==> inputs of branch xenon <==
Design IOTDF, start of the top module:
module IOTDF( clk, rst, in_en, iot_in, fn_sel, busy, valid, iot_out);
clock: 3.5 ns
lec_check: 0
cap_margin: 20
core_margin: 2
core_utilization: 50
cts_cluster_size: 58
setup_slack_margin: -0.34
slew_margin: 40
tns_end_percent: 5
run.sh (not shown) runs the stock make flow with config.mk's settings and CLKGATE_MAP_FILE=.
==> branch harbor (differences from branch xenon) <==
==> flow/config.mk (replaced) <==
export PLATFORM = sky130hd
export DESIGN_NAME = IOTDF
export DESIGN_NICKNAME = IOTDF
export VERILOG_FILES = /design/flow/design.v
export SDC_FILE = /design/flow/constraint.sdc
export NUM_CORES = 4
export LEC_CHECK = 0
export ABC_AREA = 1
export CAP_MARGIN = 20
export CORE_MARGIN = 2
export CORE_UTILIZATION = 72
export CTS_CLUSTER_DIAMETER = 400
export CTS_CLUSTER_SIZE = 100
export PLACE_DENSITY = 0.39
export SETUP_SLACK_MARGIN = 0.1
export SLEW_MARGIN = 20
==> flow/constraint.sdc (replaced) <==
create_clock -name core_clock -period 1.75 [get_ports {clk}]
set_input_delay 0.3500 -clock core_clock [delete_from_list [all_inputs] [get_ports {clk}]]
set_output_delay 0.3500 -clock core_clock [all_outputs]
set_load 0.01 [all_outputs]
==> branch willow (differences from branch xenon) <==
==> flow/config.mk (replaced) <==
export PLATFORM = sky130hd
export DESIGN_NAME = IOTDF
export DESIGN_NICKNAME = IOTDF
export VERILOG_FILES = /design/flow/design.v
export SDC_FILE = /design/flow/constraint.sdc
export NUM_CORES = 4
export LEC_CHECK = 0
export CAP_MARGIN = 10
export CORE_MARGIN = 2
export CORE_UTILIZATION = 71
export CTS_CLUSTER_DIAMETER = 314
export CTS_CLUSTER_SIZE = 41
export PLACE_DENSITY_LB_ADDON = 0.25
export SETUP_SLACK_MARGIN = -0.32
export SLEW_MARGIN = 20
==> flow/constraint.sdc (replaced) <==
create_clock -name core_clock -period 3.26 [get_ports {clk}]
set_input_delay 0.6520 -clock core_clock [delete_from_list [all_inputs] [get_ports {clk}]]
set_output_delay 0.6520 -clock core_clock [all_outputs]
set_load 0.01 [all_outputs]
==> out/qor.yml <==
path_max_fanout: 10
setup-violations-final: 550
status: "complete, but fails checks"
worst_slack_ns: -1.72
so_faults: "setup timing"
The numbers above come from branch xenon.

==> out/qor.yml <==
stop_stage: "5_1_grt"
ys_ff: 400
synth_cell_types: 85
track_usage: 0.964
status: "stopped before the end"
first-error: "[ERROR GRT-0116] Global routing finished with congestion. Check the congestion regions in the DRC Viewer."
The numbers above come from branch willow.

==> out/qor.yml <==
yosys_cells: 4157
first-error: "Error: detail_place.tcl, 38 bad optional access"
status: "stopped before the end"
stop_stage: "3_5_place_dp"
yosysSeqAreaShare: 0.388
The numbers above come from branch harbor.


========
==> build 71: inputs <==
Starting RTL as in the previous note.
clock: 3.44 ns
lec_check: 0
abc_area: 1
cap_margin: 0
cell_pad_in_sites_detail_placement: 0
core_aspect_ratio: 1.14
core_margin: 2
core_utilization: 51
cts_cluster_diameter: 336
cts_cluster_size: 62
gpl_timing_driven: 0
hold_slack_margin: -0.06
max_routing_layer: met4
place_density_lb_addon: 0.28
slew_margin: 20
tns_end_percent: 15
==> inputs of build 53, as changes to build 71 <==
- CAP_MARGIN: 0 -> 20
- CELL_PAD_IN_SITES_DETAIL_PLACEMENT: 0 -> default
- CORE_ASPECT_RATIO: 1.14 -> 1.45
- CORE_UTILIZATION: 51 -> 72
- CTS_CLUSTER_DIAMETER: 336 -> 373
- CTS_CLUSTER_SIZE: 62 -> 98
- GPL_TIMING_DRIVEN: 0 -> default
- HOLD_SLACK_MARGIN: -0.06 -> default
- MAX_ROUTING_LAYER: met4 -> default
- PLACE_DENSITY: default -> 0.4
- PLACE_DENSITY_LB_ADDON: 0.28 -> default
- SETUP_SLACK_MARGIN: default -> 0.1
- TNS_END_PERCENT: 15 -> default
==> flow/constraint.sdc (replaced) <==
create_clock -name core_clock -period 3.66 [get_ports {clk}]
set_input_delay 0.7320 -clock core_clock [delete_from_list [all_inputs] [get_ports {clk}]]
set_output_delay 0.7320 -clock core_clock [all_outputs]
set_load 0.01 [all_outputs]
==> qor summary <==
Post-DP Area: build 71 34000 µm²; build 53 37200 µm²
Pre-Place Util: build 71 0.514; build 53 0.727
Number of warnings reported in the yosys synthesis log: build 71 3; build 53 3
Number of gates given a new drive strength after cts: build 71 415; build 53 227
Floorplan die height: build 71 266 µm; build 53 253 µm
Detailed-placement wirelength estimate: build 71 156000 µm; build 53 128000 µm
Inserted Clock Buffers: build 71 10; build 53 8
Complex-gate fraction of the synthesized area: build 71 0.261; build 53 0.261
Placeable core area: build 71 59900 µm²; build 53 42400 µm²
Standard-cell row count: build 71 96; build 53 91
Cells after Synth: build 71 4157; build 53 4157
Post-Synth Adder-Cell Area: build 71 0.0341; build 53 0.0341
# Post-CTS Setup Buffers: build 71 44; build 53 57
Outcome: build 71 did not finish; build 53 did not finish
Stage where the flow stopped: build 71 5_1_grt; build 53 5_1_grt
Cell variety after synth: build 71 60; build 53 60
Number of synthesized flops with an enable pin: build 71 389; build 53 389
Yosys top cell by area: build 71 sky130_fd_sc_hd__edfxtp_1; build 53 sky130_fd_sc_hd__edfxtp_1
Routability cong.: build 71 1.36; build 53 1.47
Post-synthesis async set-or-reset flop share: build 71 0.0275; build 53 0.0275
Count of placed standard cells including taps: build 71 5099; build 53 5164
Die Width: build 71 234 µm; build 53 176 µm
Chip Footprint: build 71 62400 µm²; build 53 44500 µm²
Most frequently used cell type in the post-synthesis netlist: build 71 sky130_fd_sc_hd__nand2_1; build 53 sky130_fd_sc_hd__nand2_1
Worst slack after detailed placement: build 71 -4570 ps; build 53 -1500 ps
Root Driver: build 71 sky130_fd_sc_hd__clkbuf_16; build 53 sky130_fd_sc_hd__clkbuf_16

========
==> inputs of nickel <==
Starting RTL as in the previous note.
make LEC_CHECK=0 ABC_AREA=1 CAP_MARGIN=40 CELL_PAD_IN_SITES_GLOBAL_PLACEMENT=0 CORE_ASPECT_RATIO=0.54 CORE_MARGIN=3 CORE_UTILIZATION=52 MIN_ROUTING_LAYER=met2 PLACE_DENSITY_LB_ADDON=0.2 SETUP_SLACK_MARGIN=1.94 SLEW_MARGIN=10 finish   # period 9.52 ns
==> raven: changes against nickel <==
- ABC_AREA: 1 -> default
- CAP_MARGIN: 40 -> 20
- CELL_PAD_IN_SITES_GLOBAL_PLACEMENT: 0 -> default
- CORE_ASPECT_RATIO: 0.54 -> default
- CORE_MARGIN: 3 -> 2
- CORE_UTILIZATION: 52 -> 30
- MIN_ROUTING_LAYER: met2 -> default
- PLACE_DENSITY_LB_ADDON: 0.2 -> default
- SETUP_SLACK_MARGIN: 1.94 -> 0.1
- SLEW_MARGIN: 10 -> 20
==> flow/constraint.sdc (replaced) <==
create_clock -name core_clock -period 4.79 [get_ports {clk}]
set_input_delay 0.9580 -clock core_clock [delete_from_list [all_inputs] [get_ports {clk}]]
set_output_delay 0.9580 -clock core_clock [all_outputs]
set_load 0.01 [all_outputs]
==> results <==
In nickel the synthesized area is smaller than in raven, by 1.3%. Against nickel, the synthesized cell count of raven is lower by about 20%. nickel ended with an error in global routing (GRT-0116). raven produced a layout that fails on setup timing. Die size: raven is higher than nickel (71%).
==> figures <==
quantity                                                                   nickel            raven
Status                                                             did not finish  failed layout checks
Stage where the flow stopped                                       global routing                -
Layout check failures                                                           -     setup timing
Row count                                                                      64              118
Synthesized-area fraction occupied by adder cells                           3.41%            3.43%
Width of the die                                                           337 um           327 um
XOR Share, Synth                                                            2.27%            4.01%
Leading cell type by number of instances after synthesis                  nand2_1         edfxtp_1
Total cell area reported by yosys after synthesis                      30800 um^2       31200 um^2
Post-placement worst setup slack                                          2.36 ns        -0.224 ns
Number of placed instances, taps included                                    4914             4990
Area fraction in mux cells                                                 0.219%            9.13%
Number of instances resized during post-cts repair                              0               47
Total die size                                                         62300 um^2      107000 um^2
Post-synthesis sequential area ratio                                        38.8%            38.3%
Total setup buffers inserted after CTS                                          0               12
Post-synthesis instance area                                           30800 um^2       31200 um^2
Core Density at Floorplan                                                   53.5%            30.2%
Simple-gate area share of the yosys netlist                                 20.0%            12.9%
Fraction of synthesized cell area taken by the top area cell type           37.9%            37.4%
Average size of a mapped cell                                           7.41 um^2        9.27 um^2
Placed wire-length estimate                                                146 mm           166 mm
Total cell area at the placement stage                                 33400 um^2       37500 um^2

========
==> inputs of run G <==
Starting RTL as in the previous note.
clock: 1.39 ns
lec_check: 0
abc_area: 0
cap_margin: 0
cell_pad_in_sites_detail_placement: 0
core_aspect_ratio: 1.92
core_margin: 2
core_utilization: 57
cts_cluster_diameter: 303
max_routing_layer: met4
slew_margin: 20
tns_end_percent: 75
==> run Y (differences from run G) <==
CELL_PAD_IN_SITES_DETAIL_PLACEMENT = 2   (was 0)
CORE_UTILIZATION = 22   (was 57)
CTS_CLUSTER_DIAMETER = default   (was 303)
CTS_CLUSTER_SIZE = 83   (was default)
GPL_ROUTABILITY_DRIVEN = 0   (was default)
GPL_TIMING_DRIVEN = 0   (was default)
HOLD_SLACK_MARGIN = -0.06   (was default)
PLACE_DENSITY_LB_ADDON = 0.15   (was default)
==> flow/constraint.sdc (replaced) <==
create_clock -name core_clock -period 3.44 [get_ports {clk}]
set_input_delay 0.6880 -clock core_clock [delete_from_list [all_inputs] [get_ports {clk}]]
set_output_delay 0.6880 -clock core_clock [all_outputs]
set_load 0.01 [all_outputs]
==> results.md <==
| Result | Value | Unit |
| --- | --- | --- |
| Status | finished with violations | - |
| Violated checks | capacitance limit, slew limit, setup timing | - |
| Max_cap viols | 1 | - |
| Placed cell count | 5,363 | - |
| Number of slew-limit violations in the final report | 12 | - |
| Global-route met1 utilization | 0.382 | - |
| Global routing usage on met3 | 0.273 | - |
| Number of core rows | 191 | - |
| Chip Area | 0.145 | mm2 |
| Setup slack of the critical path after layout | -3.06 | ns |
| Total GRT Usage | 0.435 | - |
| Area of the core region | 0.141 | mm2 |
| Final-report setup violation count | 763 | - |
| Met2 Use GR | 0.600 | - |
[end of results for run Y]
==> results.md <==
| Result | Value | Unit |
| --- | --- | --- |
| Combinational family with the most area after synthesis | AND-OR/OR-AND gates | - |
| Stage at which the flow ended | global routing | - |
| Status | did not finish | - |
| Number of core rows | 118 | - |
| Global routing usage on met3 | 0.627 | - |
| Placed cell count | 4,907 | - |
| Area of the core region | 0.0540 | mm2 |
| Chip Area | 0.0567 | mm2 |
| Weighted congestion reported at the end of routability-driven placement | 1.59 | - |
| Total GRT Usage | 0.840 | - |
| Met2 Use GR | 1.06 | - |
| Err | [ERROR GRT-0116] Global routing finished with congestion. Check the congestion regions in the DRC Viewer. | - |
[end of results for run G]
